// complex_multiplier
module complex_multiplier#(parameter INPUT_DATA_WIDTH = 16)
    (
        input  wire                                    i_clk,
        input  wire                                    i_rst,
        input  wire signed [INPUT_DATA_WIDTH-1:0]      i_real_h,
        input  wire signed [INPUT_DATA_WIDTH-1:0]      i_imag_h,
        input  wire signed [INPUT_DATA_WIDTH-1:0]      i_real_y,
        input  wire signed [INPUT_DATA_WIDTH-1:0]      i_imag_y,
        output reg  signed [INPUT_DATA_WIDTH*2:0]      o_real,
        output reg  signed [INPUT_DATA_WIDTH*2:0]      o_imag
    );
make LEC_CHECK=0 ABC_AREA=0 CAP_MARGIN=15 CORE_MARGIN=3 CORE_UTILIZATION=67 CTS_CLUSTER_DIAMETER=44 CTS_CLUSTER_SIZE=64 GPL_ROUTABILITY_DRIVEN=1 MIN_ROUTING_LAYER=met2 SETUP_SLACK_MARGIN=-0.7 SLEW_MARGIN=40 TNS_END_PERCENT=90 finish   # period 8.47 ns
run.sh (not shown) runs the stock make flow with config.mk's settings and CLKGATE_MAP_FILE=.
The baseline produced a clean layout.
Edit:
ABC_AREA = not set   (was 0)
CAP_MARGIN = 20   (was 15)
CORE_MARGIN = 2   (was 3)
CORE_UTILIZATION = 40   (was 67)
CTS_CLUSTER_DIAMETER = not set   (was 44)
CTS_CLUSTER_SIZE = not set   (was 64)
GPL_ROUTABILITY_DRIVEN = not set   (was 1)
MAX_ROUTING_LAYER = met4   (was not set)
MIN_ROUTING_LAYER = not set   (was met2)
PLACE_DENSITY_LB_ADDON = 0.12   (was not set)
SETUP_SLACK_MARGIN = not set   (was -0.7)
SLEW_MARGIN = 20   (was 40)
TNS_END_PERCENT = not set   (was 90)
clock period = 10.0 ns   (was 8.47 ns; I/O delays follow)
=>
- design area shrinks by about 1.2%
- sequential share of layout area stays flat
- global-route usage shrinks by 28 points
- synthesized area stays the same
- register-to-register slack improved by 1900 ps
- wire length grows by about 9%
- count of clock-buffer cells in the layout shrinks by 1
- setup slack improved by 840 ps
- die area grows by about 64%
Edit:
ABC_AREA = 1   (was not set)
CORE_UTILIZATION = 72   (was 40)
MAX_ROUTING_LAYER = not set   (was met4)
PLACE_DENSITY_LB_ADDON = not set   (was 0.12)
clock period = 10.9 ns   (was 10.0 ns; I/O delays follow)
After rerunning:
- non-clock buffer count falls by 64
- worst setup slack gets better by 1300 ps
- worst hold slack gets worse by 7.1 ps
- design area rises by 7.3%
- global-route usage rises by 18 points

## oak
complex_multiplier again, from the RTL that the note above started with.
make LEC_CHECK=0 ABC_AREA=1 CAP_MARGIN=35 CELL_PAD_IN_SITES_GLOBAL_PLACEMENT=3 CORE_MARGIN=2 CORE_UTILIZATION=23 HOLD_SLACK_MARGIN=-0.06 MAX_ROUTING_LAYER=met4 PLACE_DENSITY_LB_ADDON=0.22 SLEW_MARGIN=20 TNS_END_PERCENT=45 finish   # period 6.29 ns
For pine, these inputs were changed with respect to oak:
Settings: TNS_END_PERCENT: 45 -> unset; HOLD_SLACK_MARGIN: -0.06 -> unset; CELL_PAD_IN_SITES_GLOBAL_PLACEMENT: 3 -> unset; CORE_UTILIZATION: 23 -> 72; CAP_MARGIN: 35 -> 30; ABC_AREA: 1 -> unset; PLACE_DENSITY_LB_ADDON: 0.22 -> 0.01; the clock period (ns, I/O delays scaled along): 6.29 -> 6.89.
Findings:
The final report for pine shows a completed flow and a layout that fails verification, specifically setup timing.
oak went all the way through synthesis, placement and routing and the layout is clean on timing, DRC and antenna.
Met1 layer usage reported by global route: pine vs oak up 31 points
Changes observed in pine relative to oak: area after synthesis lower.
Diff oak -> pine | post-synthesis cell count | decrease of 2087
pine gives less non-clock buffer count than oak did.
Modified inputs, birch compared to pine
Settings: a deleted MAX_ROUTING_LAYER that had been met4; a change of CORE_UTILIZATION from 72 to 40; a deleted PLACE_DENSITY_LB_ADDON that had been 0.01; a change of CAP_MARGIN from 30 to 20; a change of the clock period (ns, I/O delays scaled along) from 6.89 to 9.0.
Results
pine has a higher count of endpoints failing setup in the final report than birch. Both conditions hold for birch: the flow ran to the end and the final layout passed the timing, DRC and antenna checks. Ran to the end and failed final checks on setup timing: pine. pine has a higher count of TritonRoute iterations in the first routing pass than birch. Route | birch vs pine | wire shorter in birch. Delta (birch minus pine): count of cell instances traversed by the critical path saw an increase. Diff birch..pine | count of flip-flops and latches | unchanged. The standard cells in birch occupy less silicon area than those in pine do. NOTE chip footprint pine->birch increased by more than half. birch reports its highest-delay cell along the critical path as clkdlybuf4s50_1 while pine reports fa_2. Via count of the first global-routing pass went down by more than 10% going from pine to birch.

complex_multiplier again, from the RTL that the note above started with.
make LEC_CHECK=0 ABC_AREA=1 CAP_MARGIN=5 CELL_PAD_IN_SITES_GLOBAL_PLACEMENT=0 CORE_ASPECT_RATIO=0.92 CORE_MARGIN=2 CORE_UTILIZATION=72 CTS_CLUSTER_DIAMETER=349 CTS_CLUSTER_SIZE=39 PLACE_DENSITY=0.64 SETUP_SLACK_MARGIN=-0.22 SLEW_MARGIN=5 finish   # period 3.61 ns
The starting point stopped in global routing (5_1_grt).
Rerun with:
Settings changed: ABC_AREA 1 to unset, CAP_MARGIN 5 to 20, CORE_ASPECT_RATIO 0.92 to unset, CORE_UTILIZATION 72 to 68, CTS_CLUSTER_DIAMETER 349 to unset, CTS_CLUSTER_SIZE 39 to 54, PLACE_DENSITY 0.64 to unset, SETUP_SLACK_MARGIN -0.22 to -0.46.
Clock period 3.61 ns to 5.92 ns, I/O delays scaled along.
The new run completed and failed the layout checks on setup timing.
Die area goes down by 4.6%.
Synthesized area goes down by 9.9%.
Synthesized cell count goes down by 29%.
Rerun with:
Settings changed: ABC_AREA set to 1, CORE_UTILIZATION 68 to 72, CTS_CLUSTER_DIAMETER set to 349, CTS_CLUSTER_SIZE 54 to 39, PLACE_DENSITY set to 0.64, SETUP_SLACK_MARGIN -0.46 to 0.96.
Clock period 5.92 ns to 3.63 ns, I/O delays scaled along.
- The new run failed in clock tree synthesis (4_1_cts)
- synthesized cell count rose by 40%
- area after synthesis came out higher by about 11%
- die area grows by about 5%
Rerun with:
Settings changed: CAP_MARGIN 20 to 5, CORE_ASPECT_RATIO set to 0.92, SETUP_SLACK_MARGIN 0.96 to -0.34, SLEW_MARGIN 5 to 35.
Clock period 3.63 ns to 3.61 ns, I/O delays scaled along.
- The changed run did not get past global routing (5_1_grt) (GRT-0116)
- synthesized area does not change
- die area stays flat
- synthesized cell count does not change
Rerun with:
Settings changed: ABC_AREA 1 to unset, CAP_MARGIN 5 to 40, CORE_ASPECT_RATIO 0.92 to unset, CTS_CLUSTER_DIAMETER 349 to unset, CTS_CLUSTER_SIZE 39 to 54, HOLD_SLACK_MARGIN set to 0.28, PLACE_DENSITY 0.64 to unset, SETUP_SLACK_MARGIN -0.34 to -0.46, SLEW_MARGIN 35 to 5.
Clock period 3.61 ns to 5.92 ns, I/O delays scaled along.
The changed run completed, yet does not pass: setup timing.
Synthesized area is lower by 9.9%.
Synthesized cell count went down by 29%.
Die area goes down by 9.8%.
Rerun with:
Settings changed: CELL_PAD_IN_SITES_GLOBAL_PLACEMENT 0 to unset, CTS_CLUSTER_SIZE 54 to unset, HOLD_SLACK_MARGIN 0.28 to unset, MAX_ROUTING_LAYER set to met4, PLACE_DENSITY_LB_ADDON set to 0.01, SETUP_SLACK_MARGIN -0.46 to 1.74, SLEW_MARGIN 5 to 20.
Clock period 5.92 ns to 6.88 ns, I/O delays scaled along.
With this change the flow stopped in global routing (5_1_grt), error GRT-0232.
Die size is unchanged.
Area after synthesis is unchanged.
Synthesized cell count stays the same.
